== fjord ==
==> flow/design.v (excerpt) <==
module ALU_TOP 
#( parameter OP_DATA_WIDTH = 16 ,
             Arith_OUT_WIDTH = OP_DATA_WIDTH + OP_DATA_WIDTH ,            
             Logic_OUT_WIDTH = OP_DATA_WIDTH ,
             Shift_OUT_WIDTH = OP_DATA_WIDTH ,
             CMP_OUT_WIDTH = 3 
)
(
input  wire [OP_DATA_WIDTH-1:0]    A   ,
input  wire [OP_DATA_WIDTH-1:0]    B   ,
input  wire [3:0]                  ALU_FUNC ,
input  wire                        CLK ,
output wire [Arith_OUT_WIDTH-1:0]  Arith_OUT,
output wire                        Carry_OUT,
output wire                        Arith_Flag,
output wire [Logic_OUT_WIDTH-1:0]  Logic_OUT,
output wire                        Logic_Flag,
output wire [Shift_OUT_WIDTH-1:0]  Shift_OUT,
output wire                        Shift_Flag,
output wire [CMP_OUT_WIDTH-1:0]    CMP_OUT,
output wire                        CMP_Flag
);
wire                  CMP_enable ;
wire                  Shift_enable ;
wire                  Logic_enable ;
wire                  Arith_enable ;
Decoder U0 (
.IN(ALU_FUNC[3:2]),
.OUT({Shift_enable,CMP_enable,Logic_enable,Arith_enable})
);
  ...
For scale: about 5700 cells after synthesis, ~110 I/O pins, about 36000 um2 of cells after synthesis.
clock: 142.0 ns
lec_check: 0
abc_area: 1
cap_margin: 20
core_margin: 2
core_utilization: 57
place_density_lb_addon: 0.0
slew_margin: 20
run.sh (not shown) runs the stock make flow with config.mk's settings and CLKGATE_MAP_FILE=.
The inputs of juniper differ from those of fjord as listed below.
==> flow/config.mk <==
export PLATFORM = sky130hd
export DESIGN_NAME = ALU_TOP
export DESIGN_NICKNAME = ALU_TOP
export VERILOG_FILES = /design/flow/design.v
export SDC_FILE = /design/flow/constraint.sdc
export NUM_CORES = 4
export LEC_CHECK = 0
export CAP_MARGIN = 20
export CORE_MARGIN = 2
export CORE_UTILIZATION = 70
export CTS_CLUSTER_DIAMETER = 340
export MAX_ROUTING_LAYER = met4
export SLEW_MARGIN = 20
==> flow/constraint.sdc <==
create_clock -name core_clock -period 93.3 [get_ports {CLK}]
set_input_delay 18.6600 -clock core_clock [delete_from_list [all_inputs] [get_ports {CLK}]]
set_output_delay 18.6600 -clock core_clock [all_outputs]
set_load 0.01 [all_outputs]
==> comparison <==
The remaining runs in fjord and juniper completed every stage, whereas juniper halted early.
Comparing juniper and fjord, the higher placer congestion estimate is on juniper.
Taking juniper over fjord, the chip width ratio works out to 0.879.
Area of the chip on juniper is ahead of fjord.
Taking fjord as the reference, in juniper hold buffer count at CTS saw little to no change; area of the mapped netlist saw a decrease; arithmetic-cell share of the synthesized area counting full adders, half adders and majority gates saw an increase; row count saw a decrease; number of buffers inserted during clock tree synthesis saw little to no change.
Sort juniper and fjord by synthesized-area fraction occupied by ao, oa, aoi and oai cells, descending, and juniper comes first.
Summary: with fjord as the reference, total cell area reported by yosys after synthesis in juniper moved down by a few percent.
Between fjord and juniper, the flow reports post-synthesis instance total decreasing by more than 10%.
--- input diff juniper..cedar ---
==> flow/config.mk <==
export PLATFORM = sky130hd
export DESIGN_NAME = ALU_TOP
export DESIGN_NICKNAME = ALU_TOP
export VERILOG_FILES = /design/flow/design.v
export SDC_FILE = /design/flow/constraint.sdc
export NUM_CORES = 4
export LEC_CHECK = 0
export ABC_AREA = 1
export CAP_MARGIN = 20
export CORE_MARGIN = 2
export CORE_UTILIZATION = 72
export SLEW_MARGIN = 20
==> flow/constraint.sdc <==
create_clock -name core_clock -period 142.0 [get_ports {CLK}]
set_input_delay 28.4000 -clock core_clock [delete_from_list [all_inputs] [get_ports {CLK}]]
set_output_delay 28.4000 -clock core_clock [all_outputs]
set_load 0.01 [all_outputs]
==> results <==
Relative to juniper, starting density of the core increased by 2.1 points in cedar. cedar ends up with a standard cell core area that is about 2.7% higher than in juniper. Compared cedar vs juniper, and post-place instance area is down in cedar. Both conditions hold for cedar: the flow ran to the end and the final layout passed the timing, design-rule and antenna checks. juniper has higher number of distinct standard cells referenced by the synthesized netlist than cedar. Compared with juniper, in cedar area of the mapped netlist moved up; post-synthesis cell count from yosys moved up. Taking juniper as the reference, in cedar mean post-synth cell area now sits lower, xor/xnor share of the synthesized area now sits higher. NOTE chip area from the yosys synthesis statistics juniper->cedar increased by a few percent. cedar vs juniper, number of instances in the synthesized netlist went up by 1148.
> inputs changed (cedar -> tundra)
-- flow/config.mk --
<<< cedar, line 6
export NUM_CORES = 4
export LEC_CHECK = 0
export ABC_AREA = 1
export CAP_MARGIN = 20
export CORE_MARGIN = 2
export CORE_UTILIZATION = 72
export SLEW_MARGIN = 20
>>> tundra, line 6
export NUM_CORES = 4
export LEC_CHECK = 0
export CAP_MARGIN = 0
export CORE_MARGIN = 2
export CORE_UTILIZATION = 72
export MAX_ROUTING_LAYER = met4
export PLACE_DENSITY = 0.63
export SLEW_MARGIN = 20
==> flow/constraint.sdc <==
create_clock -name core_clock -period 95.1 [get_ports {CLK}]
set_input_delay 19.0200 -clock core_clock [delete_from_list [all_inputs] [get_ports {CLK}]]
set_output_delay 19.0200 -clock core_clock [all_outputs]
set_load 0.01 [all_outputs]
Compared with cedar, average cell area after synthesis in tundra increased by more than 10%.
Cmp cedar and tundra / fraction of the core area occupied by cells at floorplan / lower: tundra
Simple-gate area share of the yosys netlist was higher in the run labelled cedar.
tundra vs cedar — number of cells in the design after placement dropped by more than 10%
Floorplan die height on tundra is down relative to cedar.
In tundra the netlist area before placement turned out 5.4% lower than in cedar.
Area fraction in mux cells (tundra over cedar): increase, 4.6 points
When tundra is measured against cedar, its synthesized cell count turns out 1148 lower.
Reported for cedar and tundra, count of flip-flops with a built-in enable after synthesis turned out identical to the last digit.
Lower synthesized-area fraction occupied by xor and xnor cells was reported by tundra, not cedar.
The flow ended early for tundra: it failed with a tool error in global routing (5_1_grt).
Die area: cedar and tundra compared, lower one is tundra

* * *

The RTL this note starts from:
==> flow/design.v <==
module Decoder (
input  wire [1:0] IN ,
output reg  [3:0] OUT
);
always @(*)
  begin
  OUT = 4'b0000 ;
    case (IN)
     2'b00 : OUT = 4'b0001 ;
     2'b01 : OUT = 4'b0010 ;          
     2'b10 : OUT = 4'b0100 ;     
     2'b11 : OUT = 4'b1000 ;     
   endcase
 end 
 endmodule
module ARITHMETIC_UNIT 
#( parameter IN_DATA_WIDTH = 16,
             OUT_DATA_WIDTH = 16
)
(
input  wire [IN_DATA_WIDTH-1:0]   A   ,
input  wire [IN_DATA_WIDTH-1:0]   B   ,
input  wire [1:0]                 ALU_FUNC ,
input  wire                       CLK ,
input  wire                       Arith_enable ,
output reg                        Carry_OUT,
output reg [OUT_DATA_WIDTH-1:0]   Arith_OUT,
output reg                        Arith_Flag
);
reg [OUT_DATA_WIDTH-1:0]  Arith_OUT_comb  ;
reg                       Arith_Flag_comb ;
wire                      Carry_OUT_comb  ;
always @ (posedge CLK)
 begin 
   Arith_OUT <= Arith_OUT_comb ;
   Carry_OUT <= Carry_OUT_comb ;
   Arith_Flag <= Arith_Flag_comb ;
	end
always @ (*)
 begin 
    Arith_OUT_comb = 1'b0 ;
    Arith_Flag_comb = 1'b0 ;
	if(Arith_enable)
      case (ALU_FUNC)
      2'b00 : begin
              Arith_OUT_comb = A + B ;
              Arith_Flag_comb = 1'b1 ;              
		      end
      2'b01 : begin
              Arith_OUT_comb = A - B ;
              Arith_Flag_comb = 1'b1 ;           
		      end
      2'b10 : begin
              Arith_OUT_comb = A * B ;
              Arith_Flag_comb = 1'b1 ;           
		      end
      2'b11 : begin
              Arith_OUT_comb = (B == 0) ? {IN_DATA_WIDTH{1'b1}} : A / B ;   
              Arith_Flag_comb = 1'b1 ;           
		      end
      endcase
	else
	 begin
      Arith_OUT_comb = 'b0 ;
      Arith_Flag_comb = 1'b0 ;
     end
 end
assign Carry_OUT_comb = Arith_OUT_comb [IN_DATA_WIDTH] ;
 endmodule
module LOGIC_UNIT 
#( parameter IN_DATA_WIDTH = 16 ,
             OUT_DATA_WIDTH = 16
)
(
input  wire [IN_DATA_WIDTH-1:0]  A   ,
input  wire [IN_DATA_WIDTH-1:0]  B   ,
input  wire [1:0]                ALU_FUNC ,
input  wire                      CLK ,
input  wire                      Logic_enable ,
output reg [OUT_DATA_WIDTH-1:0]  Logic_OUT,
output reg                       Logic_Flag
);
reg [OUT_DATA_WIDTH-1:0]  Logic_OUT_comb  ;
reg                       Logic_Flag_comb ;
always @ (posedge CLK)
 begin 
   Logic_OUT  <= Logic_OUT_comb ;
   Logic_Flag <= Logic_Flag_comb ;
	end
always @ (*)
 begin 
    Logic_OUT_comb = 1'b0 ;
    Logic_Flag_comb = 1'b0 ;
	if(Logic_enable)
      case (ALU_FUNC)
      2'b00 : begin
              Logic_OUT_comb = A & B ;
              Logic_Flag_comb = 1'b1 ;              
		      end
      2'b01 : begin
              Logic_OUT_comb = A | B ;
              Logic_Flag_comb = 1'b1 ;           
		      end
      2'b10 : begin
              Logic_OUT_comb = ~(A & B) ;
              Logic_Flag_comb = 1'b1 ;           
		      end
      2'b11 : begin
              Logic_OUT_comb = ~(A | B) ;
              Logic_Flag_comb = 1'b1 ;           
		      end
      endcase
	else
	 begin
      Logic_OUT_comb = 1'b0 ;
      Logic_Flag_comb = 1'b0 ;
     end
 end
 endmodule
module SHIFT_UNIT 
#( parameter IN_DATA_WIDTH = 16 ,
             OUT_DATA_WIDTH = 16
)
(
input  wire [IN_DATA_WIDTH-1:0]  A   ,
input  wire [IN_DATA_WIDTH-1:0]  B   ,
input  wire [1:0]                ALU_FUNC ,
input  wire                      CLK ,
input  wire                      Shift_enable ,
output reg  [OUT_DATA_WIDTH-1:0] Shift_OUT,
output reg                       Shift_Flag
);
reg [OUT_DATA_WIDTH-1:0]  Shift_OUT_comb  ;
reg                       Shift_Flag_comb ;
always @ (posedge CLK)
 begin 
   Shift_OUT  <= Shift_OUT_comb ;
   Shift_Flag <= Shift_Flag_comb ;
	end
always @ (*)
 begin 
    Shift_OUT_comb = 1'b0 ;
    Shift_Flag_comb = 1'b0 ;
	if(Shift_enable)
      case (ALU_FUNC)
      2'b00 : begin
              Shift_OUT_comb = A >> 1  ;
              Shift_Flag_comb = 1'b1 ;              
		      end
      2'b01 : begin
              Shift_OUT_comb = A << 1 ;
              Shift_Flag_comb = 1'b1 ;           
		      end
      2'b10 : begin
              Shift_OUT_comb = B >> 1 ;
              Shift_Flag_comb = 1'b1 ;           
		      end
      2'b11 : begin
              Shift_OUT_comb = B << 1 ;
              Shift_Flag_comb = 1'b1 ;           
		      end
      endcase
	else
	 begin
      Shift_OUT_comb = 1'b0 ;
      Shift_Flag_comb = 1'b0 ;
     end
 end
 endmodule
module CMP_UNIT 
#( parameter IN_DATA_WIDTH  = 16,
             OUT_DATA_WIDTH = 16
)
(
input  wire [IN_DATA_WIDTH-1:0]   A   ,
input  wire [IN_DATA_WIDTH-1:0]   B   ,
input  wire [1:0]                 ALU_FUNC ,
input  wire                       CLK ,
input  wire                       CMP_enable ,
output reg  [OUT_DATA_WIDTH-1:0]  CMP_OUT ,
output reg                        CMP_Flag
);
reg [OUT_DATA_WIDTH-1:0]  CMP_OUT_comb  ;
reg                       CMP_Flag_comb ;
always @ (posedge CLK)
 begin 
   CMP_OUT  <= CMP_OUT_comb ;
   CMP_Flag <= CMP_Flag_comb ;
	end
always @ (*)
 begin 
    CMP_OUT_comb = 1'b0 ;
    CMP_Flag_comb = 1'b0 ;
	if(CMP_enable)
      case (ALU_FUNC)
      2'b00 : begin
              CMP_OUT_comb = 'b0  ;
              CMP_Flag_comb = 1'b1 ;              
		      end
      2'b01 : begin
              CMP_Flag_comb = 1'b1 ;  
              if (A==B)
                CMP_OUT_comb = 'b1;
              else
                CMP_OUT_comb = 'b0;			  
		      end
      2'b10 : begin
              CMP_Flag_comb = 1'b1 ;  
              if (A>B)
                CMP_OUT_comb = 'b10;
              else
                CMP_OUT_comb = 'b0;			  
		      end
      2'b11 : begin
              CMP_Flag_comb = 1'b1 ; 
              if (A<B)
                CMP_OUT_comb = 'b11;
              else
                CMP_OUT_comb = 'b0;			  
		      end
      endcase
	else
	 begin
      CMP_OUT_comb = 'b0 ;
      CMP_Flag_comb = 1'b0 ;
     end
 end
 endmodule
module ALU_TOP 
#( parameter OP_DATA_WIDTH = 16 ,
             Arith_OUT_WIDTH = OP_DATA_WIDTH + OP_DATA_WIDTH ,            
             Logic_OUT_WIDTH = OP_DATA_WIDTH ,
             Shift_OUT_WIDTH = OP_DATA_WIDTH ,
             CMP_OUT_WIDTH = 3 
)
(
input  wire [OP_DATA_WIDTH-1:0]    A   ,
input  wire [OP_DATA_WIDTH-1:0]    B   ,
input  wire [3:0]                  ALU_FUNC ,
input  wire                        CLK ,
output wire [Arith_OUT_WIDTH-1:0]  Arith_OUT,
output wire                        Carry_OUT,
output wire                        Arith_Flag,
output wire [Logic_OUT_WIDTH-1:0]  Logic_OUT,
output wire                        Logic_Flag,
output wire [Shift_OUT_WIDTH-1:0]  Shift_OUT,
output wire                        Shift_Flag,
output wire [CMP_OUT_WIDTH-1:0]    CMP_OUT,
output wire                        CMP_Flag
);
wire                  CMP_enable ;
wire                  Shift_enable ;
wire                  Logic_enable ;
wire                  Arith_enable ;
Decoder U0 (
.IN(ALU_FUNC[3:2]),
.OUT({Shift_enable,CMP_enable,Logic_enable,Arith_enable})
);
ARITHMETIC_UNIT # ( .IN_DATA_WIDTH(OP_DATA_WIDTH), .OUT_DATA_WIDTH(Arith_OUT_WIDTH)) U0_ARITHMETIC_UNIT (
.A(A),
.B(B),
.ALU_FUNC(ALU_FUNC[1:0]),
.CLK(CLK),
.Arith_enable(Arith_enable),
.Arith_OUT(Arith_OUT),
.Carry_OUT(Carry_OUT),
.Arith_Flag(Arith_Flag)
);
LOGIC_UNIT # ( .IN_DATA_WIDTH(OP_DATA_WIDTH), .OUT_DATA_WIDTH(Logic_OUT_WIDTH)) U0_LOGIC_UNIT (
.A(A),
.B(B),
.ALU_FUNC(ALU_FUNC[1:0]),
.CLK(CLK),
.Logic_enable(Logic_enable),
.Logic_OUT(Logic_OUT),
.Logic_Flag(Logic_Flag)
);
SHIFT_UNIT # ( .IN_DATA_WIDTH(OP_DATA_WIDTH), .OUT_DATA_WIDTH(Shift_OUT_WIDTH)) U0_SHIFT_UNIT (
.A(A),
.B(B),
.ALU_FUNC(ALU_FUNC[1:0]),
.CLK(CLK),
.Shift_enable(Shift_enable),
.Shift_OUT(Shift_OUT),
.Shift_Flag(Shift_Flag)
);
CMP_UNIT # ( .IN_DATA_WIDTH(OP_DATA_WIDTH), .OUT_DATA_WIDTH(CMP_OUT_WIDTH)) U0_CMP_UNIT (
.A(A),
.B(B),
.ALU_FUNC(ALU_FUNC[1:0]),
.CLK(CLK),
.CMP_enable(CMP_enable),
.CMP_OUT(CMP_OUT),
.CMP_Flag(CMP_Flag)
);
endmodule
clock: 95.5 ns
lec_check: 0
cap_margin: 0
core_margin: 2
core_utilization: 70
cts_cluster_diameter: 239
cts_cluster_size: 38
hold_slack_margin: -0.02
max_routing_layer: met4
min_routing_layer: met1
setup_slack_margin: 0.1
slew_margin: 20
tns_end_percent: 80
The baseline finished but failed the layout checks on setup timing.
Edit:
CORE_UTILIZATION = 72   (was 70)
PLACE_DENSITY = 0.63   (was unset)
Outcome:
- With this change the flow never finished: it broke off in 5_1_grt on ODB-0269
- area after synthesis stays the same
- die area drops by 2.7%
- synthesized cell count does not change
